==> flow/design.v <==
module seven_seg(en,in,seg);
input [3:0] in;
input en;
output [7:0] seg;
reg [7:0] seg;
always@(en or in)
begin
 if (!en) seg=8'b11111111;
 else case(in)
 4'd0: seg=8'b11000000;
 4'd1: seg=8'b11111001;
 4'd2: seg=8'b10100100;
 4'd3: seg=8'b10110000;
 4'd4: seg=8'b10011001;
 4'd5: seg=8'b10010010;
 4'd6: seg=8'b10000010;
 4'd7: seg=8'b11011000;
 4'd8: seg=8'b10000000;
 4'd9: seg=8'b10010000;
 default: seg=8'b11111111;
 endcase
 end
 endmodule 
module seven_seg_dot (en,in,seg);
input [3:0] in;
input en;
output [7:0] seg;
reg [7:0] seg;
always@(en or in)
begin
 if (!en) seg=8'b11111111;
 else case(in)
 4'd0: seg=8'b01000000;
 4'd1: seg=8'b01111001;
 4'd2: seg=8'b00100100;
 4'd3: seg=8'b00110000;
 4'd4: seg=8'b00011001;
 4'd5: seg=8'b00010010;
 4'd6: seg=8'b00000010;
 4'd7: seg=8'b01011000;
 4'd8: seg=8'b00000000;
 4'd9: seg=8'b00010000;
 default: seg=8'b11111111;
 endcase
 end
 endmodule 
module bcd_8421 (clk, rst, data, unit, ten, hun, thou, ten_thou, hun_thou);
input clk, rst;
input [19:0] data;
output [3:0] unit, ten, hun, thou, ten_thou, hun_thou;
reg [5:0]  cnt_shift;
reg [43:0] data_shift;  
reg        shift_sig;
reg [3:0]  unit, ten, hun, thou, ten_thou, hun_thou;
always@(posedge clk or posedge rst)
if (rst)
cnt_shift <= 5'd0;
else if (cnt_shift == 5'd21 && shift_sig == 1'b0)
cnt_shift <= 5'd0;
else if (shift_sig == 1'b0)
cnt_shift <= cnt_shift +1'b1;
else 
cnt_shift <= cnt_shift;
always@(posedge clk or posedge rst)
if (rst)
data_shift <= 44'b0;
else if (cnt_shift == 5'd0 && shift_sig == 1'b0)
data_shift <= {24'd0, data};
else if ((cnt_shift <= 5'd20) && (shift_sig == 1'b1))
begin
data_shift[23:20] <= (data_shift[23:20] > 4'b0100)?(data_shift[23:20] + 4'b0011):(data_shift[23:20]);
data_shift[27:24] <= (data_shift[27:24] > 4'b0100)?(data_shift[27:24] + 4'b0011):(data_shift[27:24]);
data_shift[31:28] <= (data_shift[31:28] > 4'b0100)?(data_shift[31:28] + 4'b0011):(data_shift[31:28]);
data_shift[35:32] <= (data_shift[35:32] > 4'b0100)?(data_shift[35:32] + 4'b0011):(data_shift[35:32]);
data_shift[39:36] <= (data_shift[39:36] > 4'b0100)?(data_shift[39:36] + 4'b0011):(data_shift[39:36]);
data_shift[43:40] <= (data_shift[43:40] > 4'b0100)?(data_shift[43:40] + 4'b0011):(data_shift[43:40]);
end
else if ((cnt_shift <= 5'd20) && (shift_sig == 1'b0))
data_shift <= data_shift << 1;
else 
data_shift <= data_shift;
always@(posedge clk or posedge rst)
if(rst == 1'b1)
shift_sig <= 1'b1;
else 
shift_sig <= ~shift_sig;
always@(posedge clk or posedge rst)
if(rst)
begin
unit <= 4'd0;
ten  <= 4'd0;
hun  <= 4'd0;
thou <= 4'd0;
ten_thou <= 4'd0;
hun_thou <= 4'd0;
end
else if (cnt_shift == 5'd21)
begin
 unit  <= data_shift[23:20];
 ten   <= data_shift[27:24];
 hun   <= data_shift[31:28];
 thou  <= data_shift[35:32];
 ten_thou <= data_shift[39:36];
 hun_thou <= data_shift[43:40];
 end
 endmodule
module adc_3008(clk, rst, cs, mosi, sck, miso, start, seg0, seg1, seg2, seg3, seg4, seg5); 
input clk, rst;
input miso;
input start;
output reg cs;
output reg mosi, sck;
output [7:0] seg0, seg1, seg2, seg3, seg4, seg5;
reg [2:0] state;     
reg [7:0] cnt_clk;   
reg [4:0] cnt_sck;   
reg [3:0] cnt_bit;   
reg [2:0] cnt_byte; 
reg rd_sig;          
reg [10:0] data_reg; 
reg [9:0] data_out;  
reg send_data_sig;   
reg [31:0] cnt;      
reg start_sig;       
wire [3:0] unit;
wire [3:0] ten; 
wire [3:0] hun; 
wire [3:0] thou; 
wire [3:0] ten_thou;
wire [3:0] hun_thou;
wire [19:0] data_bcd;
wire [19:0] data_bcd_vol;
assign data_bcd = {10'b0, data_out};
assign data_bcd_vol = (data_bcd*20'd479)/20'd1023;
parameter [2:0] INTIAL = 3'd0,
                WAIT_START = 3'd1,
                WRITE = 3'd2,
		READ = 3'd3,
		WAIT_END = 3'd4,
		END = 3'd5;
parameter WR_IN = 11'b000001_10010;
parameter cnt_clk_max = 8'd219;
parameter cnt_max = 32'd1_999;
always@(posedge clk or posedge rst)
if (rst)
cnt <= 32'd0;
else if (cnt == cnt_max)
cnt <= 32'd0;
else if (start == 1'b1)
cnt <= cnt + 1'b1;
always@(posedge clk or posedge rst)
if (rst)
start_sig <= 1'b0;
else if (start == 1'b1 && cnt == cnt_max)  
start_sig <= 1'b1;
else 
start_sig <= 1'b0;
always@(posedge clk or posedge rst)
if (rst)
state <= INTIAL;
else 
case(state)
INTIAL: if (start_sig == 1'b1)
        state <= WAIT_START;
		  else 
		  state <= INTIAL;
WAIT_START: if (cnt_byte == 3'd0 && cnt_clk == cnt_clk_max)
            state <= WRITE;
            else 
            state <= WAIT_START;			
WRITE: if (cnt_byte == 3'd1 && cnt_clk == cnt_clk_max)
       state <= READ;
	   else 
	   state <= WRITE;
READ: if (cnt_byte == 3'd2 && cnt_clk == cnt_clk_max)
      state <= WAIT_END;
      else 
      state <= READ;	  
WAIT_END: if (cnt_byte == 3'd3 && cnt_clk == cnt_clk_max)
          state <= END;
		    else 
		    state <= WAIT_END;
END: if (cnt_byte == 3'd4 && cnt_clk == cnt_clk_max)
     state <= INTIAL;
     else 
     state <= END;
default: state <= INTIAL;
endcase
always@(posedge clk or posedge rst)
if (rst)
cnt_clk <= 8'd0;
else if (state == INTIAL)
cnt_clk <= 8'd0;
else if (cnt_clk == cnt_clk_max) 
cnt_clk <= 8'd0;
else if (state != INTIAL)
cnt_clk <= cnt_clk + 1'b1;
always@(posedge clk or posedge rst)
if (rst)
cnt_byte <= 3'd0;
else if (cnt_byte == 3'd4 && cnt_clk == cnt_clk_max)
cnt_byte <= 3'd0;
else if (cnt_clk == cnt_clk_max)
cnt_byte <= cnt_byte + 1'b1;
always@(posedge clk or posedge rst)
if (rst)
cnt_sck <= 5'd0;
else if (state == WRITE && cnt_byte == 3'd1 && cnt_sck == 5'd19)
cnt_sck <= 5'd0;
else if (state ==READ && cnt_byte == 3'd2 && cnt_sck == 5'd19)
cnt_sck <= 5'd0;
else if (state == WRITE && cnt_byte == 3'd1)
cnt_sck <= cnt_sck + 1'b1;
else if (state ==READ && cnt_byte == 3'd2)
cnt_sck <= cnt_sck + 1'b1;
else 
cnt_sck <= 1'b0;
always@(posedge clk or posedge rst)
if (rst)
sck <= 1'b0;
else if (cnt_sck == 5'd0 && cnt_byte == 3'd3)
sck <= 1'b0;
else if (cnt_sck == 5'd0 && cnt_byte == 3'd1 && cnt_bit >= 4'd5)
sck <= 1'b0;
else if (cnt_sck == 5'd10 && cnt_byte == 3'd1 && cnt_bit >= 4'd5)
sck <= 1'b1;
else if (cnt_sck == 5'd0 && cnt_byte == 3'd2)
sck <= 1'b0;
else if (cnt_sck == 5'd10 && cnt_byte == 3'd2)
sck <= 1'b1;
else 
sck <= sck;
always@(posedge clk or posedge rst)
if (rst)
cnt_bit <= 4'd0;
else if (cnt_bit == 4'd10 && cnt_sck == 5'd10)
cnt_bit <= 4'd0;
else if (cnt_sck == 5'd10)
cnt_bit <= cnt_bit + 1'b1;
always@(posedge clk or posedge rst)
if (rst)
cs <= 1'b1;
else if (start_sig == 1'b1)
cs <= 1'b0;
else if (cnt_byte == 3'd3 && cnt_clk == cnt_clk_max && state == WAIT_END)
cs <= 1'b1;
always@(posedge clk or posedge rst)
if (rst)
mosi <= 1'b0;
else if (state == WRITE && cnt_byte == 4'd1 && cnt_sck == 5'd0)
mosi <= WR_IN[10-cnt_bit];
else if (state != WRITE)
mosi <= 1'b0;
always@(posedge clk or posedge rst)
if (rst)
rd_sig <= 1'b0;
else if (state == READ && cnt_byte == 4'd2 && cnt_sck == 5'd9)
rd_sig <= 1'b1;
else 
rd_sig <= 1'b0;
always@(posedge clk or posedge rst)
if (rst)
data_reg <= 11'd0;
else if (rd_sig == 1'b1)
data_reg <= {data_reg[9:0], miso};
always@(posedge clk or posedge rst)
if (rst)
send_data_sig <= 1'b0;
else if (cnt_byte == 4'd2 && cnt_clk == cnt_clk_max)
send_data_sig <= 1'b1;
else 
send_data_sig <= 1'b0;
always@(posedge clk or posedge rst)
if (rst)
data_out <= 10'd0;
else if (send_data_sig == 1'b1)
data_out <= data_reg[9:0];
else 
data_out <= data_out;
bcd_8421 bcd_8421_inst(
.clk(clk), 
.rst(rst), 
.data(data_bcd_vol), 
.unit(unit), 
.ten(ten), 
.hun(hun), 
.thou(thou), 
.ten_thou(ten_thou), 
.hun_thou(hun_thou)
);
seven_seg s0(
.en(1'b1),
.in(unit), 
.seg(seg0));
seven_seg s1(
.en(1'b1),
.in(ten), 
.seg(seg1));
seven_seg_dot s2(
.en(1'b1),
.in(hun), 
.seg(seg2));
seven_seg s3(
.en(1'b1),
.in(thou), 
.seg(seg3));
seven_seg s4(
.en(1'b1),
.in(ten_thou), 
.seg(seg4));
seven_seg s5(
.en(1'b1),
.in(hun_thou), 
.seg(seg5));
endmodule
==> flow/run.sh <==
#!/bin/bash
# the make line also repeats each setting of config.mk as NAME=value (left out here)
make -C /OpenROAD-flow-scripts/flow DESIGN_CONFIG=/design/flow/config.mk WORK_HOME=/design/flow/orfs CLKGATE_MAP_FILE= finish
==> flow/config.mk <==
export PLATFORM = sky130hd
export DESIGN_NAME = adc_3008
export DESIGN_NICKNAME = adc_3008
export VERILOG_FILES = /design/flow/design.v
export SDC_FILE = /design/flow/constraint.sdc
export NUM_CORES = 4
export LEC_CHECK = 0
export CAP_MARGIN = 20
export CORE_MARGIN = 2
export CORE_UTILIZATION = 60
export SETUP_SLACK_MARGIN = 3.32
export SLEW_MARGIN = 20
==> flow/constraint.sdc <==
create_clock -name core_clock -period 11.5 [get_ports {clk}]
set_input_delay 2.3000 -clock core_clock [delete_from_list [all_inputs] [get_ports {clk}]]
set_output_delay 2.3000 -clock core_clock [all_outputs]
set_load 0.01 [all_outputs]
==> results of run 1 <==
==> final cells by class <==
type	count	area (sq um)
fill	1685	5860
sequential	156	3910
clock inverter	11	216
inverter	131	497
timing repair buffer	160	1340
multi-input combinational	1261	9930
clock buffer	20	457
tap	285	357
==> stage by stage <==
stage / utilization [%] / setup TNS [ns] / area [sq um]
floorplan: - / 0 / 13900
global placement: 64.6 / -0.0433 / 14600
detailed placement: 64.6 / -0.222 / 14600
CTS: 71.9 / 0 / 16200
global route: 74.0 / 0 / 16700
finish: 74.0 / 0 / 16700
==> layer usage <==
metal | part of all wire, % | global-route usage (%)
met5 | 0 | 0
met3 | 4.5 | 3.75
met2 | 48 | 47.4
met1 | 45 | 38.9
met4 | 2.4 | 6.77
==> timing repair <==
item,4_1_cts,5_1_grt
buffers inserted,66,22
gates cloned,3,0
endpoints found under the hold margin,0,0
hold buffers,0,0
setup endpoints to repair,5,5
resized,93,64
pin swaps,70,44
==> impl_metrics.py, run 1 <==
# Metrics from the implementation run
metrics = {
    "status": {
        "status": "finished clean",
    },
    "cts": {
        "cts_tree": "built",
        "clockBufferDepth": 2,
        "clock_sinks": 156,
        "clk_pin_slew_ns": 0.06,
        "clk_latency_ns": 0.43,
        "numCtsBuffers": 17,
        "htree_levels": 4,
        "clockRootBuffer": "clkbuf_16",
    },
    "detailed_routing": {
        "routedWlPerCell_um": 16.9,
        "postRouteAntennaNets": 0,
        "drt_iter0_markers": 1027,
        "first_pass_iters": 8,
        "avgViaCountPerCell": 6.16,
        "dr_total_vias": 12500,
        "drt-total-wl_mm": 34.2,
        "drc": 0,
        "antenna_cells": 0,
    },
    "power": {
        "p_int_w": 0.000993,
        "power_w": 0.00125,
        "power-top-group": "clock",
        "p_seq_share_pct": 46.0,
        "power_clock_w": 0.000637,
        "p_comb_share_pct": 3.1,
        "swShare_pct": 20.7,
        "switchingPower_w": 0.000259,
        "p_clk_share_pct": 50.9,
        "leakagePower_nw": 7.31,
        "seq-power_w": 0.000576,
        "power.density_nw_per_um2": 74.9,
        "p_comb_w": 0.0000389,
        "peakVddDrop_mv": 0.154,
    },
    "worst_setup_path": {
        "path_delay_family": "simple AND/OR/NAND/NOR gates",
        "crit_required_ns": 11.81,
        "max_stage_delay_ns": 0.56,
        "crit_cells": 42,
        "reg2reg_slack_ns": 0.89,
        "rr_endpoint": "bcd_8421_inst.data_shift[0]$_DFFE_PP0P_",
        "critical_path_buf_inv_count": 6,
        "critical_path.startpoint": "data_out[4]$_DFFE_PP0P_",
        "arrival_ns": 10.93,
        "r2r_cells": 42,
        "startpoint_type": "register",
        "r2r_start": "data_out[4]$_DFFE_PP0P_",
        "crit_path_max_fanout": 8,
        "crit_type": "reg -> reg",
        "slowest_stage": "fa_1",
        "endpoint": "bcd_8421_inst.data_shift[0]$_DFFE_PP0P_",
        "setup.worst_path.end_class": "register",
    },
    "place": {
        "numPortBuffers": 49,
        "place_ws_ns": -0.222,
        "dp.final_hpwl_mm": 23.5,
        "gp_congestion": 0.949,
        "dp_cells": 1902,
    },
    "global_route": {
        "antenna_found_initial": 0,
        "grtUsageTotal_pct": 28.2,
        "grt_pass1_wl_mm": 56.9,
        "grt_overflow": 0,
        "grt_pass1_vias": 11900,
        "grt_max_degree": 85,
    },
    "worst_hold_path": {
        "holdPathStages": 1,
        "hold_end": "cs$_DFFE_PP1P_",
        "holdCritPathClass": "reg -> reg",
        "holdCritStartpoint": "start_sig$_DFF_PP0_",
    },
    "die": {
        "rows": 55,
        "die_height_um": 156,
        "initial_core_util_pct": 61.1,
        "boundaryPins": 55,
        "core_area_sq_um": 22600,
        "die_area_sq_um": 24200,
        "die_x_um": 156,
    },
    "timing": {
        "setup_viol": 0,
        "worstMarginPinSlew_ns": 1.01,
        "finalCritPeriodShare_pct": 92.3,
        "fin_crit_ns": 10.61,
        "hold_viol": 0,
        "holdWs_ns": 0.389,
        "rsz0062_at_grt": "yes",
        "fmax_ghz": 0.0942,
        "fin_ws_ns": 0.889,
        "skew_ns": 0.0135,
        "relSlewSlack_pct": 32.9,
        "slew_viol_final": 0,
    },
    "yosys": {
        "syn_avg_cell_area_sq_um": 8.54,
        "ys_seq_share_pct": 28.3,
        "top_cell": "dfrtp_1",
        "ys_cells": 1615,
        "ys_sh_mux_pct": 3.37,
        "synthesis.area_sq_um": 13800,
        "ys_warn_count": 4,
        "yosys-top-cells-area": "dfrtp_1 (28%), ha_1 (9.3%), fa_1 (5.7%)",
        "ys_area_sq_um": 13800,
        "synth.distinct_cells": 106,
        "yosys-top-cells-count": "dfrtp_1 (154), nand2_1 (142), nor2_1 (138), inv_1 (131), o21ai_0 (112)",
        "yosysTopAreaCell": "dfrtp_1",
        "yosys.area.top_type_share_pct": 27.9,
        "synthAoiAreaFrac_pct": 21.3,
        "async_flop_share_pct": 100,
        "adder_share_pct": 15.1,
        "ys_ff": 156,
        "simple_gate_share_pct": 20.7,
        "edf_count": 0,
        "logic_family": "AND-OR/OR-AND gates",
        "netlist_instances": 1615,
        "ys_sh_xor_pct": 4.83,
        "synthFlopType": "dfrtp_1",
    },
    "finish": {
        "fin_cells": 2024,
        "syn2layout_area_growth_pct": 21.1,
        "nNetsFinal": 1873,
    },
    "run": {
        "warnings": 72,
        "drv.max_cap_violation_count": 0,
    },
}
==> run 2: changes to the inputs <==
Settings changed: ABC_AREA set to 1, CORE_UTILIZATION 60 to 66, CTS_CLUSTER_DIAMETER set to 79, CTS_CLUSTER_SIZE set to 80, PLACE_DENSITY set to 0.37, SETUP_SLACK_MARGIN 3.32 to 1.88.
Clock period 11.5 ns to 7.0 ns, I/O delays scaled along.
==> impl_metrics.py, run 2 <==
# Metrics from the implementation run
metrics = {
    "timing": {
        "skew_ns": 0.0119,
        "hold_viol": 0,
        "finalCritPeriodShare_pct": 143,
        "rsz0062_at_grt": "yes",
        "slew_viol_final": 0,
        "setup_viol": 6,
        "relSlewSlack_pct": 39.4,
        "tns_ns": -10.58,
        "fin_crit_ns": 10.01,
        "fmax_ghz": 0.0999,
        "worstMarginPinSlew_ns": 0.910,
        "fin_ws_ns": -3.01,
    },
    "yosys": {
        "simple_gate_share_pct": 30.7,
        "logic_family": "simple AND/OR/NAND/NOR gates",
        "synthAoiAreaFrac_pct": 11.9,
        "yosys-top-cells-area": "dfrtp_1 (28%), nand2_1 (12%), ha_1 (9.4%)",
        "edf_count": 0,
        "synthFlopType": "dfrtp_1",
        "yosys-top-cells-count": "nand2_1 (454), inv_1 (331), nor2_1 (160), dfrtp_1 (154), o21ai_0 (151)",
        "ys_seq_share_pct": 28.5,
        "async_flop_share_pct": 100,
        "netlist_instances": 1939,
        "yosys.area.top_type_share_pct": 28.1,
        "ys_area_sq_um": 13700,
        "ys_warn_count": 4,
        "ys_sh_mux_pct": 0,
        "ys_ff": 156,
        "ys_sh_xor_pct": 3.19,
        "ys_cells": 1939,
        "adder_share_pct": 15.1,
        "syn_avg_cell_area_sq_um": 7.08,
        "synth.distinct_cells": 57,
        "yosysTopAreaCell": "dfrtp_1",
        "top_cell": "nand2_1",
        "synthesis.area_sq_um": 13700,
    },
    "die": {
        "die_x_um": 148,
        "boundaryPins": 55,
        "rows": 52,
        "initial_core_util_pct": 67.6,
        "core_area_sq_um": 20300,
        "die_area_sq_um": 22000,
        "die_height_um": 148,
    },
    "status": {
        "check.faults": "negative setup slack",
        "status": "complete, but fails checks",
    },
    "power": {
        "seq-power_w": 0.000947,
        "power_clock_w": 0.000910,
        "leakagePower_nw": 9.17,
        "p_int_w": 0.00145,
        "swShare_pct": 25.0,
        "p_comb_share_pct": 4.2,
        "peakVddDrop_mv": 0.260,
        "p_seq_share_pct": 48.9,
        "p_comb_w": 0.0000806,
        "power-top-group": "sequential cells",
        "power.density_nw_per_um2": 107,
        "switchingPower_w": 0.000485,
        "p_clk_share_pct": 47.0,
    },
    "cts": {
        "clock_sinks": 156,
        "clockRootBuffer": "clkbuf_16",
        "clk_latency_ns": 0.44,
        "numCtsBuffers": 17,
        "htree_levels": 4,
        "cts_tree": "built",
        "cts_hold_buf": 0,
        "clockBufferDepth": 2,
        "clk_pin_slew_ns": 0.07,
    },
    "detailed_routing": {
        "dr_total_vias": 14700,
        "avgViaCountPerCell": 5.80,
        "first_pass_iters": 6,
        "drt_iter0_markers": 1097,
        "postRouteAntennaNets": 0,
        "drc": 0,
        "drt-total-wl_mm": 40.7,
        "antenna_cells": 0,
        "routedWlPerCell_um": 16.1,
    },
    "worst_setup_path": {
        "arrival_ns": 10.33,
        "crit_cells": 71,
        "critical_path_buf_inv_count": 9,
        "rr_endpoint": "bcd_8421_inst.data_shift[0]$_DFFE_PP0P_",
        "endpoint": "bcd_8421_inst.data_shift[0]$_DFFE_PP0P_",
        "reg2reg_slack_ns": -3.01,
        "max_stage_delay_ns": 0.62,
        "crit_required_ns": 7.33,
        "r2r_cells": 71,
        "crit_path_max_fanout": 7,
        "crit_type": "reg -> reg",
        "critical_path.startpoint": "data_out[8]$_DFFE_PP0P_",
        "r2r_start": "data_out[8]$_DFFE_PP0P_",
        "setup.worst_path.end_class": "register",
        "slowest_stage": "fa_2",
        "path_delay_family": "simple AND/OR/NAND/NOR gates",
        "startpoint_type": "register",
    },
    "finish": {
        "nNetsFinal": 2394,
        "utilization_pct": 89.5,
        "syn2layout_area_growth_pct": 32.4,
    },
    "run": {
        "warnings": 73,
        "drv.max_cap_violation_count": 0,
    },
    "global_route": {
        "antenna_found_initial": 0,
        "grt_overflow": 0,
        "grt_pass1_vias": 13900,
        "grt_max_degree": 72,
        "grt_pass1_wl_mm": 62.8,
        "grtUsageTotal_pct": 34.4,
    },
    "worst_hold_path": {
        "holdCritStartpoint": "start_sig$_DFF_PP0_",
        "holdCritPathClass": "reg -> reg",
        "hold_end": "cs$_DFFE_PP1P_",
        "holdPathStages": 1,
    },
    "place": {
        "dp.final_hpwl_mm": 26.2,
        "gp_congestion": 0.981,
        "numPortBuffers": 49,
    },
}
[run 2: layer usage]
layer | GRT usage, % | up-vias | wire [um]
li1 | - | 6844 | -
met2 | 61.9 | 661 | 20700
met5 | 0 | - | 0
met3 | 5.49 | 177 | 2530
met4 | 12.6 | 0 | 1670
met1 | 41.7 | 6997 | 15700
[run 2: what timing repair did]
action	in CTS	in global routing
resized	122	96
cloned	4	0
setup endpoints to repair	9	9
pin swaps	43	69
setup buffers	32	23
[run 2: metrics by stage]
| stage | hold slack (ns) | instance area, sq um | std cells | total power, W | setup WS, ns |
|---|---|---|---|---|---|
| after global routing | 0.415 | 18200 | 2531 | 0.00199 | -3.57 |
| after global placement | 0.380 | 16300 | 2440 | 0.00104 | -2.16 |
| after CTS | 0.394 | 17600 | 2508 | 0.00194 | -2.24 |
| after floorplan | 0.365 | 14100 | 1943 | 0.00102 | -1.46 |
| final | 0.394 | 18200 | 2531 | 0.00194 | -3.01 |
| after detailed placement | 0.385 | 16300 | 2440 | 0.00104 | -2.57 |
[run 2: cell type report]
type	count	area, sq um
inverter	349	1330
timing repair buffer	313	2610
clock buffer	17	425
clock inverter	15	151
fill	1021	2120
multi-input combinational	1411	9410
sequential	156	3910
tap	270	338
==> run 3: changes to the inputs <==
Settings changed: CORE_UTILIZATION 66 to 72, CTS_CLUSTER_DIAMETER 79 to 87, CTS_CLUSTER_SIZE 80 to unset, PLACE_DENSITY 0.37 to unset, PLACE_DENSITY_LB_ADDON set to 0.28, SETUP_SLACK_MARGIN 1.88 to 1.18.
Clock period 7.0 ns to 10.1 ns, I/O delays scaled along.
==> impl_metrics.py, run 3 <==
# Metrics from the implementation run
metrics = {
    "worst_hold_path": {
        "holdPathStages": 1,
        "hold_end": "cs$_DFFE_PP1P_",
        "holdCritPathClass": "reg -> reg",
        "holdCritStartpoint": "start_sig$_DFF_PP0_",
    },
    "yosys": {
        "logic_family": "simple AND/OR/NAND/NOR gates",
        "synth.distinct_cells": 57,
        "ys_area_sq_um": 13700,
        "adder_share_pct": 15.1,
        "yosysTopAreaCell": "dfrtp_1",
        "synthFlopType": "dfrtp_1",
        "synthAoiAreaFrac_pct": 11.9,
        "edf_count": 0,
        "ys_ff": 156,
        "yosys.area.top_type_share_pct": 28.1,
        "simple_gate_share_pct": 30.7,
        "yosys-top-cells-area": "dfrtp_1 (28%), nand2_1 (12%), ha_1 (9.4%)",
        "ys_seq_share_pct": 28.5,
        "async_flop_share_pct": 100,
        "ys_sh_mux_pct": 0,
        "ys_cells": 1939,
        "netlist_instances": 1939,
        "syn_avg_cell_area_sq_um": 7.08,
        "synthesis.area_sq_um": 13700,
        "top_cell": "nand2_1",
        "yosys-top-cells-count": "nand2_1 (454), inv_1 (331), nor2_1 (160), dfrtp_1 (154), o21ai_0 (151)",
        "ys_sh_xor_pct": 3.19,
        "ys_warn_count": 4,
    },
    "global_route": {
        "grt_overflow": 0,
        "grt_pass1_vias": 13600,
        "antenna_found_initial": 2,
        "grt_max_degree": 82,
        "grtUsageTotal_pct": 37.7,
        "grt_pass1_wl_mm": 62.2,
    },
    "timing": {
        "setup_viol": 4,
        "worstMarginPinSlew_ns": 1.60,
        "holdWs_ns": 0.454,
        "fmax_ghz": 0.0830,
        "hold_viol": 0,
        "fin_ws_ns": -1.95,
        "rsz0062_at_grt": "yes",
        "tns_ns": -4.35,
        "relSlewSlack_pct": -6.73,
        "skew_ns": 0.00962,
        "fin_crit_ns": 12.05,
        "slew_viol_final": 6,
        "finalCritPeriodShare_pct": 119,
    },
    "power": {
        "p_int_w": 0.000983,
        "swShare_pct": 26.8,
        "switchingPower_w": 0.000361,
        "p_seq_share_pct": 48.8,
        "power.density_nw_per_um2": 78.0,
        "p_clk_share_pct": 47.0,
        "power_clock_w": 0.000632,
        "p_comb_w": 0.0000559,
        "leakagePower_nw": 8.48,
        "seq-power_w": 0.000656,
        "peakVddDrop_mv": 0.123,
        "power-top-group": "sequential cells",
        "p_comb_share_pct": 4.2,
    },
    "worst_setup_path": {
        "path_delay_family": "simple AND/OR/NAND/NOR gates",
        "reg2reg_slack_ns": -1.95,
        "critical_path.startpoint": "data_out[5]$_DFFE_PP0P_",
        "rr_endpoint": "bcd_8421_inst.data_shift[1]$_DFFE_PP0P_",
        "arrival_ns": 12.31,
        "r2r_start": "data_out[5]$_DFFE_PP0P_",
        "setup.worst_path.end_class": "register",
        "r2r_cells": 67,
        "path_common_cell": "nand2_1",
        "crit_cells": 67,
        "crit_required_ns": 10.36,
        "critical_path_buf_inv_count": 11,
        "crit_path_max_fanout": 8,
        "startpoint_type": "register",
        "slowest_stage": "nor2_1",
        "max_stage_delay_ns": 0.58,
        "crit_type": "reg -> reg",
        "endpoint": "bcd_8421_inst.data_shift[1]$_DFFE_PP0P_",
    },
    "cts": {
        "clock_sinks": 156,
        "clockRootBuffer": "clkbuf_16",
        "clk_pin_slew_ns": 0.07,
        "htree_levels": 4,
        "cts_tree": "built",
        "cts_hold_buf": 0,
        "clockBufferDepth": 2,
        "numCtsBuffers": 17,
        "clk_latency_ns": 0.44,
    },
    "detailed_routing": {
        "routedWlPerCell_um": 23.3,
        "drc": 0,
        "postRouteAntennaNets": 0,
        "first_pass_iters": 19,
        "dr_total_vias": 16600,
        "drt-total-wl_mm": 54.8,
        "drt_iter0_markers": 3084,
        "avgViaCountPerCell": 7.05,
        "antenna_cells": 0,
    },
    "die": {
        "die_height_um": 142,
        "core_area_sq_um": 18700,
        "die_x_um": 142,
        "die_area_sq_um": 20200,
        "boundaryPins": 55,
        "initial_core_util_pct": 73.4,
        "rows": 50,
    },
    "place": {
        "place_ws_ns": -0.113,
        "gp_congestion": 1.01,
        "dp_cells": 2206,
        "numPortBuffers": 49,
        "dp.final_hpwl_mm": 23.6,
    },
    "status": {
        "check.faults": "max-capacitance violations, max-slew violations, negative setup slack",
        "status": "complete, but fails checks",
    },
    "run": {
        "warnings": 69,
        "drv.max_cap_violation_count": 1,
    },
    "finish": {
        "syn2layout_area_growth_pct": 25.4,
        "nNetsFinal": 2252,
        "fin_cells": 2353,
    },
}
## run 3: layout make-up
class                           instances  area [sq um]
Sequential cell                       156          3920
Clock inverter                         14           130
Timing Repair Buffer                  171          1470
Timing Repair inverter                  1          7.51
Fill cell                             683          1490
Multi-Input combinational cell       1410          9640
Inverter                              349          1340
Clock buffer                           18           429
Tap cell                              234           293
## run 3: timing repair
item                                    CTS  global route
gates cloned                              3             0
endpoints found under the setup margin    3             4
setup buffers                            66            46
endpoints found under the hold margin     0             0
pin swaps                               112           126
resized                                 162           181
## run 3: metal layers
layer  up-vias  part of all wire (%)  track usage (%)
met5         -                  0.13                0
met1      7325                    31             44.9
li1       6535                     -                -
met3       781                    14             5.69
met4         2                    12             19.3
met2      1956                    43             66.2
## run 3: through the flow
| stage | utilization (%) | instance area (sq um) | power, W |
|---|---|---|---|
| detailed placement | 77.3 | 14500 | 0.000721 |
| CTS | 86.6 | 16200 | 0.00132 |
| global placement | 77.3 | 14500 | 0.000719 |
| floorplan | - | 13700 | 0.000709 |
| global route | 92.0 | 17200 | 0.00137 |
| finish | 92.0 | 17200 | 0.00134 |
==> run 4: changes to the inputs <==
Settings changed: ABC_AREA 1 to unset, CORE_UTILIZATION 72 to 66, CTS_CLUSTER_DIAMETER 87 to unset, PLACE_DENSITY_LB_ADDON 0.28 to unset, SETUP_SLACK_MARGIN 1.18 to 3.56.
Clock period 10.1 ns to 14.0 ns, I/O delays scaled along.
==> impl_metrics.py, run 4 <==
# Metrics from the implementation run
metrics = {
    "status": {
        "status": "finished clean",
    },
    "die": {
        "die_area_sq_um": 22100,
        "core_area_sq_um": 20400,
        "initial_core_util_pct": 67.7,
        "die_x_um": 149,
        "boundaryPins": 55,
        "die_height_um": 149,
        "rows": 52,
    },
    "yosys": {
        "synth.distinct_cells": 106,
        "ys_sh_xor_pct": 4.83,
        "netlist_instances": 1615,
        "adder_share_pct": 15.1,
        "yosys.area.top_type_share_pct": 27.9,
        "yosys-top-cells-count": "dfrtp_1 (154), nand2_1 (142), nor2_1 (138), inv_1 (131), o21ai_0 (112)",
        "ys_seq_share_pct": 28.3,
        "ys_ff": 156,
        "synthFlopType": "dfrtp_1",
        "simple_gate_share_pct": 20.7,
        "ys_warn_count": 4,
        "yosys-top-cells-area": "dfrtp_1 (28%), ha_1 (9.3%), fa_1 (5.7%)",
        "ys_area_sq_um": 13800,
        "edf_count": 0,
        "async_flop_share_pct": 100,
        "ys_sh_mux_pct": 3.37,
        "synthesis.area_sq_um": 13800,
        "ys_cells": 1615,
        "syn_avg_cell_area_sq_um": 8.54,
        "top_cell": "dfrtp_1",
        "synthAoiAreaFrac_pct": 21.3,
        "logic_family": "AND-OR/OR-AND gates",
        "yosysTopAreaCell": "dfrtp_1",
    },
    "worst_setup_path": {
        "critical_path_buf_inv_count": 7,
        "critical_path.startpoint": "data_out[4]$_DFFE_PP0P_",
        "crit_cells": 43,
        "startpoint_type": "register",
        "reg2reg_slack_ns": 3.18,
        "slowest_stage": "fa_1",
        "max_stage_delay_ns": 0.60,
        "crit_type": "reg -> reg",
        "crit_path_max_fanout": 8,
        "crit_required_ns": 14.31,
        "rr_endpoint": "bcd_8421_inst.data_shift[0]$_DFFE_PP0P_",
        "arrival_ns": 11.13,
        "endpoint": "bcd_8421_inst.data_shift[0]$_DFFE_PP0P_",
        "setup.worst_path.end_class": "register",
        "path_delay_family": "AND-OR/OR-AND gates",
        "r2r_cells": 43,
        "r2r_start": "data_out[4]$_DFFE_PP0P_",
    },
    "finish": {
        "nNetsFinal": 1868,
        "num-fill-cells": 1272,
        "syn2layout_area_growth_pct": 21.5,
        "fin_area_sq_um": 16800,
    },
    "detailed_routing": {
        "dr_total_vias": 13000,
        "antenna_cells": 0,
        "first_pass_iters": 7,
        "route.met3.wl_mm": 2.49,
        "postRouteAntennaNets": 0,
        "detailroute.wirelength.met2_mm": 17.5,
        "drt_iter0_markers": 1103,
        "dr.max_layer_used": "met4",
        "wl_met1_mm": 15.5,
        "drt-total-wl_mm": 36.7,
        "routedWlPerCell_um": 18.3,
        "avgViaCountPerCell": 6.47,
        "drc": 0,
    },
    "cts": {
        "cts_tree": "built",
        "clockBufferDepth": 2,
        "htree_levels": 4,
        "numCtsBuffers": 17,
        "clockRootBuffer": "clkbuf_16",
        "clk_latency_ns": 0.43,
        "cts_hold_buf": 0,
        "clock_sinks": 156,
        "clk_pin_slew_ns": 0.07,
    },
    "power": {
        "seq-power_w": 0.000472,
        "switchingPower_w": 0.000238,
        "p_comb_w": 0.0000326,
        "p_clk_share_pct": 47.7,
        "p_comb_share_pct": 3.4,
        "swShare_pct": 24.7,
        "p_int_w": 0.000727,
        "leakagePower_nw": 7.38,
        "p_seq_share_pct": 49.0,
        "power.density_nw_per_um2": 57.6,
        "power_w": 0.000965,
        "peakVddDrop_mv": 0.0963,
        "power_clock_w": 0.000460,
        "power-top-group": "sequential cells",
    },
    "place": {
        "gp_congestion": 0.948,
        "placed_cell_area_sq_um": 14400,
        "numPortBuffers": 49,
        "dp.final_hpwl_mm": 23.5,
    },
    "timing": {
        "rsz0062_at_grt": "yes",
        "relSlewSlack_pct": 31.2,
        "setup_viol": 0,
        "skew_ns": 0.0128,
        "fin_crit_ns": 10.82,
        "hold_viol": 0,
        "fmax_ghz": 0.0924,
        "worstMarginPinSlew_ns": 1.03,
        "slew_viol_final": 0,
        "holdWs_ns": 0.424,
        "tns_ns": 0,
        "finalCritPeriodShare_pct": 77.3,
    },
    "run": {
        "warnings": 71,
        "drv.max_cap_violation_count": 0,
    },
    "global_route": {
        "grtUsageTotal_pct": 32.3,
        "grt_max_degree": 95,
        "grt_pass1_vias": 12400,
        "antenna_found_initial": 0,
        "grt_overflow": 0,
        "grt_pass1_wl_mm": 58.9,
    },
    "worst_hold_path": {
        "holdCritStartpoint": "start_sig$_DFF_PP0_",
        "hold_end": "cs$_DFFE_PP1P_",
        "holdCritPathClass": "reg -> reg",
        "holdPathStages": 1,
    },
}
## run 4: through the flow
step	cells	setup slack (ns)	util, %
floorplan	1619	3.57	-
global placement	1868	2.31	70.8
CTS	1976	3.48	79.6
finish	2005	3.18	82.3
detailed placement	1868	2.13	70.8
global route	2005	2.89	82.3
## run 4: what timing repair did
action	in CTS	in global routing
cloned	2	0
gates resized	128	68
buffers inserted	74	29
pin swaps	60	47
setup endpoints to repair	2	2
## run 4: layout make-up
class                      instances  area [sq um]  area share [%]
sequential                       156          3920            23.4
inverter                         131           497            2.96
timing repair buffer             156          1340            8.00
clock inverter                    13           154           0.918
tap                              270           338            2.02
clock buffer                      19           433            2.58
multi-input combinational       1260         10100            60.1
## run 4: per-layer routing
layer	vias up	GRT usage (%)
met5	-	0
met4	0	11.6
met3	162	4.75
li1	6014	-
met1	6167	44.0
met2	621	52.9
==> run 5: changes to the inputs <==
Settings changed: CORE_UTILIZATION 66 to 64, SETUP_SLACK_MARGIN 3.56 to unset.
Clock period 14.0 ns to 12.3 ns, I/O delays scaled along.
==> impl_metrics.py, run 5 <==
# Metrics from the implementation run
metrics = {
    "cts": {
        "clockRootBuffer": "clkbuf_16",
        "clockBufferDepth": 2,
        "cts_tree": "built",
        "clock_sinks": 156,
        "clk_pin_slew_ns": 0.06,
        "numCtsBuffers": 17,
        "cts_hold_buf": 0,
        "clk_latency_ns": 0.42,
        "htree_levels": 4,
    },
    "worst_setup_path": {
        "r2r_cells": 42,
        "endpoint": "bcd_8421_inst.data_shift[0]$_DFFE_PP0P_",
        "path_common_cell": "inv_1",
        "startpoint_type": "register",
        "crit_type": "reg -> reg",
        "reg2reg_slack_ns": 0.58,
        "crit_cells": 42,
        "critical_path_buf_inv_count": 6,
        "crit_required_ns": 12.61,
        "slowest_stage": "or4_4",
        "crit_path_max_fanout": 13,
        "arrival_ns": 12.03,
        "r2r_start": "data_out[2]$_DFFE_PP0P_",
        "max_stage_delay_ns": 0.57,
        "path_delay_family": "simple AND/OR/NAND/NOR gates",
        "rr_endpoint": "bcd_8421_inst.data_shift[0]$_DFFE_PP0P_",
        "setup.worst_path.end_class": "register",
        "critical_path.startpoint": "data_out[2]$_DFFE_PP0P_",
    },
    "global_route": {
        "grt_use_met2_pct": 45.3,
        "met3_usage_pct": 4.10,
        "grtUsageTotal_pct": 27.8,
        "grt-busiest-layer": "met2",
        "antenna_found_initial": 0,
        "met1_usage_pct": 39.3,
        "grt_overflow": 0,
        "grt_max_degree": 86,
        "grt_pass1_wl_mm": 52.0,
        "grt_pass1_vias": 11000,
    },
    "finish": {
        "utilization_pct": 71.8,
        "fin_cells": 1919,
        "nNetsFinal": 1777,
        "syn2layout_area_growth_pct": 9.81,
        "fin_area_sq_um": 15100,
        "comb_area_sq_um": 9130,
        "ff_latch_area_sq_um": 3910,
        "num-fill-cells": 1637,
    },
    "power": {
        "power.density_nw_per_um2": 75.0,
        "peakVddDrop_mv": 0.132,
        "p_comb_share_pct": 3.3,
        "seq-power_w": 0.000538,
        "leakagePower_nw": 6.75,
        "power_w": 0.00114,
        "power-top-group": "clock",
        "p_seq_share_pct": 47.3,
        "p_int_w": 0.000872,
        "switchingPower_w": 0.000264,
        "p_comb_w": 0.0000370,
        "power_clock_w": 0.000561,
        "p_clk_share_pct": 49.4,
        "swShare_pct": 23.3,
    },
    "yosys": {
        "ys_seq_share_pct": 28.3,
        "ys_ff": 156,
        "yosysTopAreaCell": "dfrtp_1",
        "yosys.area.top_type_share_pct": 27.9,
        "synthesis.area_sq_um": 13800,
        "yosys-top-cells-area": "dfrtp_1 (28%), ha_1 (9.3%), fa_1 (5.7%)",
        "simple_gate_share_pct": 20.7,
        "synthFlopType": "dfrtp_1",
        "logic_family": "AND-OR/OR-AND gates",
        "netlist_instances": 1615,
        "ys_sh_xor_pct": 4.83,
        "adder_share_pct": 15.1,
        "ys_cells": 1615,
        "ys_warn_count": 4,
        "async_flop_share_pct": 100,
        "yosys-top-cells-count": "dfrtp_1 (154), nand2_1 (142), nor2_1 (138), inv_1 (131), o21ai_0 (112)",
        "ys_area_sq_um": 13800,
        "synthAoiAreaFrac_pct": 21.3,
        "top_cell": "dfrtp_1",
        "ys_sh_mux_pct": 3.37,
        "synth.distinct_cells": 106,
        "edf_count": 0,
        "syn_avg_cell_area_sq_um": 8.54,
    },
    "detailed_routing": {
        "first_pass_iters": 5,
        "dr_total_vias": 11900,
        "routedWlPerCell_um": 16.0,
        "drt_iter0_markers": 737,
        "antenna_cells": 0,
        "postRouteAntennaNets": 0,
        "drt-total-wl_mm": 30.7,
        "avgViaCountPerCell": 6.18,
        "drc": 0,
    },
    "die": {
        "die_x_um": 151,
        "die_area_sq_um": 22700,
        "initial_core_util_pct": 65.4,
        "die_height_um": 151,
        "rows": 53,
        "core_area_sq_um": 21100,
        "boundaryPins": 55,
    },
    "place": {
        "dp.final_hpwl_mm": 22.8,
        "gp_congestion": 0.965,
        "dp_cells": 1881,
        "numPortBuffers": 49,
        "placed_cell_area_sq_um": 14400,
    },
    "timing": {
        "relSlewSlack_pct": 33.2,
        "setup_viol": 0,
        "worstMarginPinSlew_ns": 1.00,
        "skew_ns": 0.0132,
        "hold_viol": 0,
        "fin_crit_ns": 11.72,
        "finalCritPeriodShare_pct": 95.3,
        "slew_viol_final": 0,
        "fmax_ghz": 0.0853,
        "holdWs_ns": 0.411,
    },
    "worst_hold_path": {
        "holdPathStages": 1,
        "holdCritStartpoint": "start_sig$_DFF_PP0_",
        "hold_end": "cs$_DFFE_PP1P_",
        "holdCritPathClass": "reg -> reg",
    },
    "status": {
        "status": "finished clean",
    },
    "run": {
        "drv.max_cap_violation_count": 0,
        "warnings": 69,
    },
}
run 5: cell type report:
type,instances,area share (%)
clock inverters,14,1.31
clock buffers,18,2.90
repair buffers,67,4.15
multi-input cells,1258,60.3
well taps,275,2.27
flip-flops and latches,156,25.8
inverters,131,3.28
run 5: through the flow:
| stage | TNS (ns) | setup slack (ns) |
|---|---|---|
| 2_1_floorplan | 0 | 1.49 |
| 3_3_place_gp | 0 | 0.687 |
| 3_5_place_dp | 0 | 0.490 |
| 4_1_cts | 0 | 0.438 |
| 5_1_grt | -0.0340 | -0.0340 |
| 6_report | 0 | 0.578 |
run 5: per-layer routing:
metal	wire length (um)	part of all wire, %	vias up
met4	400	1.3	0
met3	1370	4.5	41
met2	14400	47	319
li1	-	-	5813
met5	0	0	-
met1	14500	47	5688
run 5: repair_timing:
action	4_1_cts	5_1_grt
buffers inserted	0	6
endpoints found under the setup margin	0	2
gates resized	0	21
==> run 6: changes to the inputs <==
Settings changed: ABC_AREA set to 1, CORE_UTILIZATION 64 to 67, CTS_CLUSTER_DIAMETER set to 371, CTS_CLUSTER_SIZE set to 100, PLACE_DENSITY set to 0.43, SETUP_SLACK_MARGIN set to -0.63, SLEW_MARGIN 20 to 0.
Clock period 12.3 ns to 7.6 ns, I/O delays scaled along.
==> impl_metrics.py, run 6 <==
# Metrics from the implementation run
metrics = {
    "power": {
        "p_comb_w": 0.0000748,
        "power.density_nw_per_um2": 103,
        "leakagePower_nw": 9.24,
        "power_clock_w": 0.000943,
        "p_clk_share_pct": 49.9,
        "p_int_w": 0.00139,
        "peakVddDrop_mv": 0.159,
        "p_seq_share_pct": 46.1,
        "swShare_pct": 26.3,
        "seq-power_w": 0.000871,
        "p_comb_share_pct": 4.0,
        "power-top-group": "clock",
        "switchingPower_w": 0.000497,
    },
    "timing": {
        "fin_ws_ns": -3.00,
        "slew_viol_final": 0,
        "setup_viol": 5,
        "rsz0062_at_grt": "yes",
        "skew_ns": 0.0261,
        "holdWs_ns": 0.389,
        "finalCritPeriodShare_pct": 139,
        "hold_viol": 0,
        "relSlewSlack_pct": 34.3,
        "worstMarginPinSlew_ns": 0.985,
        "fmax_ghz": 0.0943,
        "fin_crit_ns": 10.60,
    },
    "detailed_routing": {
        "drt-total-wl_mm": 47.6,
        "drt_iter0_markers": 1618,
        "routedWlPerCell_um": 18.7,
        "drc": 0,
        "postRouteAntennaNets": 0,
        "first_pass_iters": 9,
        "avgViaCountPerCell": 6.12,
        "dr_total_vias": 15600,
    },
    "worst_setup_path": {
        "r2r_cells": 71,
        "crit_required_ns": 7.93,
        "slowest_stage": "fa_1",
        "crit_path_max_fanout": 9,
        "r2r_start": "data_out[4]$_DFFE_PP0P_",
        "arrival_ns": 10.93,
        "max_stage_delay_ns": 0.64,
        "crit_type": "reg -> reg",
        "setup.worst_path.end_class": "register",
        "crit_cells": 71,
        "reg2reg_slack_ns": -3.00,
        "path_delay_family": "simple AND/OR/NAND/NOR gates",
        "startpoint_type": "register",
        "path_common_cell": "nand2_1",
        "rr_endpoint": "bcd_8421_inst.data_shift[1]$_DFFE_PP0P_",
        "critical_path_buf_inv_count": 15,
        "endpoint": "bcd_8421_inst.data_shift[1]$_DFFE_PP0P_",
        "critical_path.startpoint": "data_out[4]$_DFFE_PP0P_",
    },
    "finish": {
        "fin_cells": 2553,
        "syn2layout_area_growth_pct": 33.4,
        "nNetsFinal": 2415,
        "utilization_pct": 90.8,
    },
    "global_route": {
        "grt_overflow": 0,
        "grt_max_degree": 83,
        "grtUsageTotal_pct": 36.3,
        "grt_pass1_vias": 14400,
        "grt_pass1_wl_mm": 65.3,
        "antenna_found_initial": 1,
    },
    "die": {
        "die_area_sq_um": 21600,
        "die_x_um": 147,
        "initial_core_util_pct": 68.1,
        "boundaryPins": 55,
        "die_height_um": 147,
        "core_area_sq_um": 20200,
        "rows": 52,
    },
    "status": {
        "check.faults": "negative setup slack",
        "status": "complete, but fails checks",
    },
    "cts": {
        "cts_hold_buf": 0,
        "clock_sinks": 156,
        "clockRootBuffer": "clkbuf_16",
        "cts_tree": "built",
        "clockBufferDepth": 2,
        "clk_pin_slew_ns": 0.08,
        "clk_latency_ns": 0.46,
        "numCtsBuffers": 17,
        "htree_levels": 4,
    },
    "run": {
        "drv.max_cap_violation_count": 0,
        "warnings": 72,
    },
    "place": {
        "dp.final_hpwl_mm": 24.6,
        "gp_congestion": 0.920,
        "place_ws_ns": -2.00,
        "dp_cells": 2442,
        "numPortBuffers": 49,
    },
    "worst_hold_path": {
        "holdCritPathClass": "reg -> reg",
        "hold_end": "cs$_DFFE_PP1P_",
        "holdCritStartpoint": "start_sig$_DFF_PP0_",
        "holdPathStages": 1,
    },
    "yosys": {
        "syn_avg_cell_area_sq_um": 7.08,
        "synthesis.area_sq_um": 13700,
        "async_flop_share_pct": 100,
        "yosysTopAreaCell": "dfrtp_1",
        "ys_area_sq_um": 13700,
        "ys_cells": 1939,
        "netlist_instances": 1939,
        "edf_count": 0,
        "yosys.area.top_type_share_pct": 28.1,
        "synthFlopType": "dfrtp_1",
        "synth.distinct_cells": 57,
        "yosys-top-cells-count": "nand2_1 (454), inv_1 (331), nor2_1 (160), dfrtp_1 (154), o21ai_0 (151)",
        "ys_sh_mux_pct": 0,
        "logic_family": "simple AND/OR/NAND/NOR gates",
        "ys_sh_xor_pct": 3.19,
        "ys_warn_count": 4,
        "simple_gate_share_pct": 30.7,
        "yosys-top-cells-area": "dfrtp_1 (28%), nand2_1 (12%), ha_1 (9.4%)",
        "ys_seq_share_pct": 28.5,
        "synthAoiAreaFrac_pct": 11.9,
        "adder_share_pct": 15.1,
        "top_cell": "nand2_1",
        "ys_ff": 156,
    },
}
-- run 6: routing by layer --
metal	global-route usage, %	wire (um)	part of all wire [%]	up-vias
li1	-	-	-	6874
met1	44.1	16900	36	7188
met2	64.2	22400	47	1142
met3	5.34	4620	9.7	429
met4	16.3	3660	7.7	0
met5	0	0	0	-
-- run 6: layout make-up --
class | instances | area [sq um]
fill | 855 | 1860
clock buffer | 19 | 453
tap | 270 | 338
timing repair buffer | 337 | 2690
antenna | 1 | 2.50
clock inverter | 13 | 169
multi-input combinational | 1408 | 9410
inverter | 349 | 1330
sequential | 156 | 3910
-- run 6: timing repair --
item,in CTS,in global routing
gates resized,149,133
setup endpoints to repair,4,5
hold endpoints to repair,0,0
pin swaps,105,78
setup buffers,62,16
-- run 6: metrics by stage --
| step | total power [W] | cell area (sq um) | setup TNS, ns |
|---|---|---|---|
| after detailed placement | 0.000961 | 16100 | -5.95 |
| after CTS | 0.00187 | 17700 | -4.55 |
| final | 0.00189 | 18300 | -10.50 |
| after floorplan | 0.000942 | 13900 | -1.91 |
| after global placement | 0.000956 | 16100 | -4.72 |
| after global routing | 0.00193 | 18300 | -12.99 |
==> run 7: changes to the inputs <==
Settings changed: CORE_UTILIZATION 67 to 72, CTS_CLUSTER_DIAMETER 371 to 363, CTS_CLUSTER_SIZE 100 to 15, GPL_ROUTABILITY_DRIVEN set to 0, MAX_ROUTING_LAYER set to met4, PLACE_DENSITY 0.43 to unset, PLACE_DENSITY_LB_ADDON set to 0.01, SETUP_SLACK_MARGIN -0.63 to 0.65, SLEW_MARGIN 0 to 20.
Clock period 7.6 ns to 10.1 ns, I/O delays scaled along.
==> impl_metrics.py, run 7 <==
# Metrics from the implementation run
metrics = {
    "yosys": {
        "adder_share_pct": 15.1,
        "top_cell": "nand2_1",
        "synthesis.area_sq_um": 13700,
        "yosys-top-cells-count": "nand2_1 (454), inv_1 (331), nor2_1 (160), dfrtp_1 (154), o21ai_0 (151)",
        "ys_warn_count": 4,
        "async_flop_share_pct": 100,
        "netlist_instances": 1939,
        "ys_ff": 156,
        "syn_avg_cell_area_sq_um": 7.08,
        "simple_gate_share_pct": 30.7,
        "synth.distinct_cells": 57,
        "ys_seq_share_pct": 28.5,
        "yosys.area.top_type_share_pct": 28.1,
        "ys_sh_mux_pct": 0,
        "synthFlopType": "dfrtp_1",
        "yosysTopAreaCell": "dfrtp_1",
        "edf_count": 0,
        "ys_area_sq_um": 13700,
        "ys_sh_xor_pct": 3.19,
        "synthAoiAreaFrac_pct": 11.9,
        "ys_cells": 1939,
        "yosys-top-cells-area": "dfrtp_1 (28%), nand2_1 (12%), ha_1 (9.4%)",
        "logic_family": "simple AND/OR/NAND/NOR gates",
    },
    "worst_setup_path": {
        "max_stage_delay_ns": 0.53,
        "reg2reg_slack_ns": -0.75,
        "startpoint_type": "register",
        "path_delay_family": "simple AND/OR/NAND/NOR gates",
        "path_common_cell": "nand2_1",
        "crit_required_ns": 10.42,
        "crit_path_max_fanout": 5,
        "critical_path_buf_inv_count": 8,
        "critical_path.startpoint": "data_out[2]$_DFFE_PP0P_",
        "r2r_start": "data_out[2]$_DFFE_PP0P_",
        "rr_endpoint": "bcd_8421_inst.data_shift[0]$_DFFE_PP0P_",
        "setup.worst_path.end_class": "register",
        "r2r_cells": 71,
        "endpoint": "bcd_8421_inst.data_shift[0]$_DFFE_PP0P_",
        "crit_cells": 71,
        "crit_type": "reg -> reg",
        "slowest_stage": "fa_1",
        "arrival_ns": 11.17,
    },
    "global_route": {
        "grt-busiest-layer": "met2",
        "met3_usage_pct": 4.27,
        "met1_usage_pct": 43.3,
        "grt_pass1_vias": 12500,
        "antenna_found_initial": 3,
        "grt_use_met2_pct": 59.1,
        "grtUsageTotal_pct": 34.3,
        "grt_pass1_wl_mm": 56.2,
        "grt_overflow": 0,
        "grt_max_degree": 110,
    },
    "finish": {
        "nNetsFinal": 2214,
        "fin_area_sq_um": 16700,
        "syn2layout_area_growth_pct": 21.6,
    },
    "die": {
        "core_area_sq_um": 18700,
        "boundaryPins": 55,
        "die_height_um": 142,
        "die_x_um": 142,
        "die_area_sq_um": 20200,
        "initial_core_util_pct": 73.4,
        "rows": 50,
    },
    "power": {
        "p_clk_share_pct": 48.3,
        "peakVddDrop_mv": 0.139,
        "power-top-group": "clock",
        "p_comb_w": 0.0000561,
        "swShare_pct": 25.1,
        "p_int_w": 0.00103,
        "leakagePower_nw": 8.27,
        "p_seq_share_pct": 47.6,
        "power.density_nw_per_um2": 82.5,
        "p_comb_share_pct": 4.1,
        "switchingPower_w": 0.000345,
        "power_clock_w": 0.000665,
        "seq-power_w": 0.000656,
    },
    "detailed_routing": {
        "avgViaCountPerCell": 6.46,
        "routedWlPerCell_um": 18.9,
        "drt-total-wl_mm": 43.9,
        "postRouteAntennaNets": 0,
        "first_pass_iters": 20,
        "drt_iter0_markers": 2385,
        "dr_total_vias": 15000,
        "drc": 0,
    },
    "timing": {
        "tns_ns": -1.21,
        "worstMarginPinSlew_ns": 0.971,
        "fmax_ghz": 0.0921,
        "fin_ws_ns": -0.753,
        "slew_viol_final": 0,
        "relSlewSlack_pct": 35.3,
        "setup_viol": 2,
        "rsz0062_at_grt": "yes",
        "finalCritPeriodShare_pct": 107,
        "skew_ns": 0.0125,
        "fin_crit_ns": 10.85,
        "hold_viol": 0,
    },
    "cts": {
        "clk_latency_ns": 0.44,
        "numCtsBuffers": 17,
        "cts_hold_buf": 0,
        "htree_levels": 4,
        "clockRootBuffer": "clkbuf_16",
        "clock_sinks": 156,
        "clockBufferDepth": 2,
        "cts_tree": "built",
        "clk_pin_slew_ns": 0.07,
    },
    "run": {
        "warnings": 71,
        "drv.max_cap_violation_count": 0,
    },
    "place": {
        "placed_cell_area_sq_um": 14400,
        "numPortBuffers": 49,
        "place_ws_ns": -0.211,
        "dp.final_hpwl_mm": 23.1,
    },
    "worst_hold_path": {
        "holdPathStages": 1,
        "holdCritPathClass": "reg -> reg",
        "holdCritStartpoint": "start_sig$_DFF_PP0_",
        "hold_end": "cs$_DFFE_PP1P_",
    },
    "status": {
        "check.faults": "negative setup slack",
        "status": "complete, but fails checks",
    },
}
==> run 7: per-stage QoR <==
stage	util, %	total power, W	std cells	hold slack [ns]
CTS	83.9	0.00137	2270	0.399
global placement	77.2	0.000719	2204	0.384
detailed placement	77.2	0.000722	2204	0.390
finish	89.3	0.00138	2319	0.412
floorplan	-	0.000709	1943	0.365
global route	89.2	0.00141	2318	0.430
==> run 7: final cells by class <==
type,count,area [sq um]
multi-input cells,1415,9430
fillers,900,2010
repair buffers,128,1110
diodes,4,10.0
inverters,349,1330
well taps,234,293
clock inverters,15,176
flip-flops and latches,156,3920
repair inverters,1,5.00
clock buffers,17,425
==> run 7: layer usage <==
layer	part of all wire (%)	wire, um
met1	35	15300
met2	46	20200
met3	11	4690
met4	8.4	3680
met5	0	0
==> run 7: what timing repair did <==
item	in CTS	in global routing
setup endpoints to repair	3	3
buffers inserted	29	42
endpoints found under the hold margin	0	0
pin swaps	30	91
gates resized	93	164
cloned	5	3
==> run 8: changes to the inputs <==
Settings changed: CELL_PAD_IN_SITES_DETAIL_PLACEMENT set to 2, CORE_ASPECT_RATIO set to 1.05, CORE_UTILIZATION 72 to 15, CTS_CLUSTER_DIAMETER 363 to unset, CTS_CLUSTER_SIZE 15 to 88, GPL_ROUTABILITY_DRIVEN 0 to unset, GPL_TIMING_DRIVEN set to 0, PLACE_DENSITY_LB_ADDON 0.01 to unset, SETUP_SLACK_MARGIN 0.65 to 1.33, TNS_END_PERCENT set to 40.
Clock period 10.1 ns to 9.27 ns, I/O delays scaled along.
==> impl_metrics.py, run 8 <==
# Metrics from the implementation run
metrics = {
    "status": {
        "status": "complete, but fails checks",
        "check.faults": "negative setup slack",
    },
    "yosys": {
        "netlist_instances": 1939,
        "synthAoiAreaFrac_pct": 11.9,
        "async_flop_share_pct": 100,
        "logic_family": "simple AND/OR/NAND/NOR gates",
        "ys_area_sq_um": 13700,
        "edf_count": 0,
        "ys_sh_mux_pct": 0,
        "simple_gate_share_pct": 30.7,
        "ys_ff": 156,
        "ys_seq_share_pct": 28.5,
        "adder_share_pct": 15.1,
        "yosys-top-cells-area": "dfrtp_1 (28%), nand2_1 (12%), ha_1 (9.4%)",
        "top_cell": "nand2_1",
        "synthFlopType": "dfrtp_1",
        "yosysTopAreaCell": "dfrtp_1",
        "yosys.area.top_type_share_pct": 28.1,
        "synthesis.area_sq_um": 13700,
        "synth.distinct_cells": 57,
        "ys_warn_count": 4,
        "ys_cells": 1939,
        "ys_sh_xor_pct": 3.19,
        "syn_avg_cell_area_sq_um": 7.08,
        "yosys-top-cells-count": "nand2_1 (454), inv_1 (331), nor2_1 (160), dfrtp_1 (154), o21ai_0 (151)",
    },
    "power": {
        "p_clk_share_pct": 49.4,
        "peakVddDrop_mv": 0.122,
        "p_comb_share_pct": 4.2,
        "power_clock_w": 0.000762,
        "swShare_pct": 25.8,
        "p_seq_share_pct": 46.4,
        "power.density_nw_per_um2": 77.4,
        "seq-power_w": 0.000716,
        "p_int_w": 0.00114,
        "switchingPower_w": 0.000399,
        "p_comb_w": 0.0000653,
        "power-top-group": "clock",
        "leakagePower_nw": 9.05,
    },
    "global_route": {
        "grt_overflow": 0,
        "antenna_found_initial": 1,
        "grt_pass1_vias": 17600,
        "grtUsageTotal_pct": 14.4,
        "grt_pass1_wl_mm": 103,
        "grt_max_degree": 87,
    },
    "place": {
        "numPortBuffers": 48,
        "dp_cells": 3199,
        "dp.final_hpwl_mm": 39.0,
        "gp_congestion": 0.822,
    },
    "detailed_routing": {
        "routedWlPerCell_um": 22.4,
        "postRouteAntennaNets": 0,
        "avgViaCountPerCell": 4.60,
        "drt_iter0_markers": 919,
        "dr_total_vias": 15800,
        "first_pass_iters": 7,
        "drc": 0,
        "drt-total-wl_mm": 76.6,
    },
    "timing": {
        "fin_crit_ns": 12.42,
        "hold_viol": 0,
        "relSlewSlack_pct": 32.0,
        "worstMarginPinSlew_ns": 1.02,
        "fin_ws_ns": -3.15,
        "skew_ns": 0.0109,
        "slew_viol_final": 0,
        "finalCritPeriodShare_pct": 134,
        "rsz0062_at_grt": "yes",
        "setup_viol": 5,
        "holdWs_ns": 0.435,
        "fmax_ghz": 0.0805,
    },
    "worst_hold_path": {
        "holdCritStartpoint": "start_sig$_DFF_PP0_",
        "holdCritPathClass": "reg -> reg",
        "hold_end": "cs$_DFFE_PP1P_",
        "holdPathStages": 1,
    },
    "worst_setup_path": {
        "r2r_start": "data_out[5]$_DFFE_PP0P_",
        "path_common_cell": "nand2_2",
        "setup.worst_path.end_class": "register",
        "arrival_ns": 12.78,
        "critical_path_buf_inv_count": 12,
        "path_delay_family": "simple AND/OR/NAND/NOR gates",
        "crit_required_ns": 9.62,
        "crit_path_max_fanout": 8,
        "slowest_stage": "fa_2",
        "crit_type": "reg -> reg",
        "crit_cells": 72,
        "rr_endpoint": "bcd_8421_inst.data_shift[0]$_DFFE_PP0P_",
        "critical_path.startpoint": "data_out[5]$_DFFE_PP0P_",
        "reg2reg_slack_ns": -3.15,
        "endpoint": "bcd_8421_inst.data_shift[0]$_DFFE_PP0P_",
        "r2r_cells": 72,
        "startpoint_type": "register",
        "max_stage_delay_ns": 0.60,
    },
    "cts": {
        "clockBufferDepth": 2,
        "cts_tree": "built",
        "clock_sinks": 156,
        "clk_pin_slew_ns": 0.07,
        "numCtsBuffers": 17,
        "clockRootBuffer": "clkbuf_16",
        "cts_hold_buf": 0,
        "clk_latency_ns": 0.47,
        "htree_levels": 4,
    },
    "finish": {
        "num-fill-cells": 10400,
        "utilization_pct": 22.0,
        "syn2layout_area_growth_pct": 45.2,
        "nNetsFinal": 2349,
        "fin_cells": 3424,
    },
    "die": {
        "die_x_um": 299,
        "die_height_um": 314,
        "initial_core_util_pct": 15.1,
        "rows": 113,
        "core_area_sq_um": 90600,
        "die_area_sq_um": 93900,
        "boundaryPins": 55,
    },
    "run": {
        "warnings": 70,
        "drv.max_cap_violation_count": 0,
    },
}
run 8: stage by stage:
step	area, sq um	TNS (ns)	setup slack [ns]	power (W)
floorplan	13900	0	0.700	0.000772
global placement	15900	-1.36	-0.877	0.000787
global route	19900	-10.52	-3.38	0.00160
CTS	18700	-1.39	-0.764	0.00155
finish	19900	-9.54	-3.15	0.00154
detailed placement	15900	-4.91	-2.19	0.000796
run 8: area by class of cell:
class / count / area, sq um / share of cell area, %
flip-flops and latches: 156 / 3920 / 19.6
clock buffers: 19 / 433 / 2.17
repair buffers: 237 / 2080 / 10.4
multi-input cells: 1412 / 10300 / 51.6
plain buffers: 30 / 186 / 0.935
well taps: 1207 / 1510 / 7.58
diodes: 1 / 2.50 / 0.0126
inverters: 349 / 1360 / 6.84
clock inverters: 13 / 164 / 0.822
run 8: routing by layer:
layer	routed length (um)	part of all wire, %	GRT usage (%)	vias to the layer above
met5	0	0	-	-
li1	-	-	-	6734
met2	39900	52	26.3	667
met4	6550	8.5	10.2	0
met3	3650	4.8	3.02	439
met1	26500	35	13.3	7919
run 8: repair_timing:
item	in CTS	in global routing
hold endpoints to repair	0	0
resized	313	175
cloned	5	0
setup buffers	116	71
endpoints found under the setup margin	5	6
pin swaps	159	105
==> run 9: changes to the inputs <==
Settings changed: CELL_PAD_IN_SITES_DETAIL_PLACEMENT 2 to unset, CORE_ASPECT_RATIO 1.05 to unset, CORE_UTILIZATION 15 to 72, CTS_CLUSTER_DIAMETER set to 351, CTS_CLUSTER_SIZE 88 to 19, GPL_TIMING_DRIVEN 0 to unset, MAX_ROUTING_LAYER met4 to unset, PLACE_DENSITY_LB_ADDON set to 0.28, SETUP_SLACK_MARGIN 1.33 to -0.15, SLEW_MARGIN 20 to 40, TNS_END_PERCENT 40 to unset.
Clock period 9.27 ns to 9.39 ns, I/O delays scaled along.
==> impl_metrics.py, run 9 <==
# Metrics from the implementation run
metrics = {
    "die": {
        "core_area_sq_um": 18700,
        "boundaryPins": 55,
        "initial_core_util_pct": 73.4,
        "die_height_um": 142,
        "die_x_um": 142,
        "die_area_sq_um": 20200,
        "rows": 50,
    },
    "yosys": {
        "ys_cells": 1939,
        "ys_ff": 156,
        "simple_gate_share_pct": 30.7,
        "logic_family": "simple AND/OR/NAND/NOR gates",
        "adder_share_pct": 15.1,
        "top_cell": "nand2_1",
        "netlist_instances": 1939,
        "ys_area_sq_um": 13700,
        "yosys-top-cells-area": "dfrtp_1 (28%), nand2_1 (12%), ha_1 (9.4%)",
        "yosysTopAreaCell": "dfrtp_1",
        "ys_seq_share_pct": 28.5,
        "edf_count": 0,
        "synthesis.area_sq_um": 13700,
        "async_flop_share_pct": 100,
        "yosys-top-cells-count": "nand2_1 (454), inv_1 (331), nor2_1 (160), dfrtp_1 (154), o21ai_0 (151)",
        "ys_sh_mux_pct": 0,
        "syn_avg_cell_area_sq_um": 7.08,
        "synthAoiAreaFrac_pct": 11.9,
        "yosys.area.top_type_share_pct": 28.1,
        "ys_warn_count": 4,
        "synth.distinct_cells": 57,
        "ys_sh_xor_pct": 3.19,
        "synthFlopType": "dfrtp_1",
    },
    "power": {
        "power_clock_w": 0.000782,
        "p_clk_share_pct": 50.4,
        "p_int_w": 0.00118,
        "switchingPower_w": 0.000368,
        "power.density_nw_per_um2": 89.2,
        "p_seq_share_pct": 45.5,
        "seq-power_w": 0.000706,
        "p_comb_share_pct": 4.1,
        "peakVddDrop_mv": 0.152,
        "power-top-group": "clock",
        "leakagePower_nw": 8.75,
        "swShare_pct": 23.7,
        "p_comb_w": 0.0000631,
    },
    "cts": {
        "numCtsBuffers": 17,
        "cts_tree": "built",
        "htree_levels": 4,
        "clockRootBuffer": "clkbuf_16",
        "cts_hold_buf": 0,
        "clockBufferDepth": 2,
        "clk_pin_slew_ns": 0.07,
        "clock_sinks": 156,
        "clk_latency_ns": 0.44,
    },
    "timing": {
        "slew_viol_final": 0,
        "rsz0062_at_grt": "yes",
        "fin_ws_ns": -2.19,
        "worstMarginPinSlew_ns": 0.932,
        "finalCritPeriodShare_pct": 123,
        "fmax_ghz": 0.0864,
        "setup_viol": 4,
        "skew_ns": 0.0146,
        "fin_crit_ns": 11.58,
        "relSlewSlack_pct": 37.7,
        "tns_ns": -6.07,
        "hold_viol": 0,
    },
    "status": {
        "check.faults": "negative setup slack",
        "status": "complete, but fails checks",
    },
    "finish": {
        "fin_area_sq_um": 17400,
        "syn2layout_area_growth_pct": 26.7,
        "nNetsFinal": 2265,
        "comb_area_sq_um": 9600,
        "num-fill-cells": 655,
        "ff_latch_area_sq_um": 3910,
    },
    "worst_setup_path": {
        "crit_cells": 69,
        "path_delay_family": "simple AND/OR/NAND/NOR gates",
        "slowest_stage": "fa_1",
        "rr_endpoint": "bcd_8421_inst.data_shift[0]$_DFFE_PP0P_",
        "max_stage_delay_ns": 0.60,
        "path_common_cell": "nand2_1",
        "endpoint": "bcd_8421_inst.data_shift[0]$_DFFE_PP0P_",
        "crit_required_ns": 9.77,
        "crit_type": "reg -> reg",
        "r2r_start": "data_out[5]$_DFFE_PP0P_",
        "critical_path_buf_inv_count": 12,
        "critical_path.startpoint": "data_out[5]$_DFFE_PP0P_",
        "reg2reg_slack_ns": -2.19,
        "setup.worst_path.end_class": "register",
        "arrival_ns": 11.95,
        "crit_path_max_fanout": 6,
        "startpoint_type": "register",
        "r2r_cells": 69,
    },
    "place": {
        "numPortBuffers": 49,
        "placed_cell_area_sq_um": 14900,
        "dp.final_hpwl_mm": 24.2,
        "gp_congestion": 0.925,
    },
    "global_route": {
        "grt_overflow": 0,
        "grt_pass1_vias": 13200,
        "grt_max_degree": 98,
        "antenna_found_initial": 9,
        "grt_pass1_wl_mm": 60.0,
        "grtUsageTotal_pct": 36.2,
    },
    "worst_hold_path": {
        "hold_end": "cs$_DFFE_PP1P_",
        "holdCritPathClass": "reg -> reg",
        "holdPathStages": 1,
        "holdCritStartpoint": "start_sig$_DFF_PP0_",
    },
    "detailed_routing": {
        "dr_total_vias": 16700,
        "first_pass_iters": 22,
        "postRouteAntennaNets": 0,
        "drt_iter0_markers": 3552,
        "drt-total-wl_mm": 55.6,
        "avgViaCountPerCell": 7.06,
        "routedWlPerCell_um": 23.5,
        "drc": 0,
    },
    "run": {
        "drv.max_cap_violation_count": 0,
        "warnings": 69,
    },
}
==> run 9: per-layer routing <==
layer / vias up / GRT usage, % / wire length (um)
met5: - / 0 / 66
met1: 7459 / 44.5 / 17100
met4: 2 / 14.6 / 6400
li1: 6574 / - / -
met3: 813 / 4.68 / 7860
met2: 1901 / 64.7 / 24200
==> run 9: repair_timing <==
action                                  CTS  global route
pin swaps                                38           142
gates resized                            60           268
endpoints found under the setup margin    2             3
setup buffers                            24            44
gates cloned                              2             3
==> run 9: area by class of cell <==
type | instances | area share [%]
clock buffers | 18 | 2.47
well taps | 234 | 1.68
diodes | 7 | 0.101
clock inverters | 13 | 1.24
repair buffers | 183 | 9.13
multi-input cells | 1412 | 55.2
flip-flops and latches | 156 | 22.5
inverters | 349 | 7.72
==> run 9: per-stage QoR <==
step                power, W  worst slack [ns]  utilization (%)  hold WS (ns)  std cells
finish               0.00155             -2.19             93.0         0.437       2372
floorplan           0.000762             0.613                -         0.365       1943
global placement    0.000773            -0.139             79.6         0.376       2262
CTS                  0.00153            -0.147             85.4         0.408       2319
detailed placement  0.000778            -0.536             79.6         0.376       2262
global route         0.00158             -3.40             93.0         0.439       2371
Power and IR drop assume default switching activity.
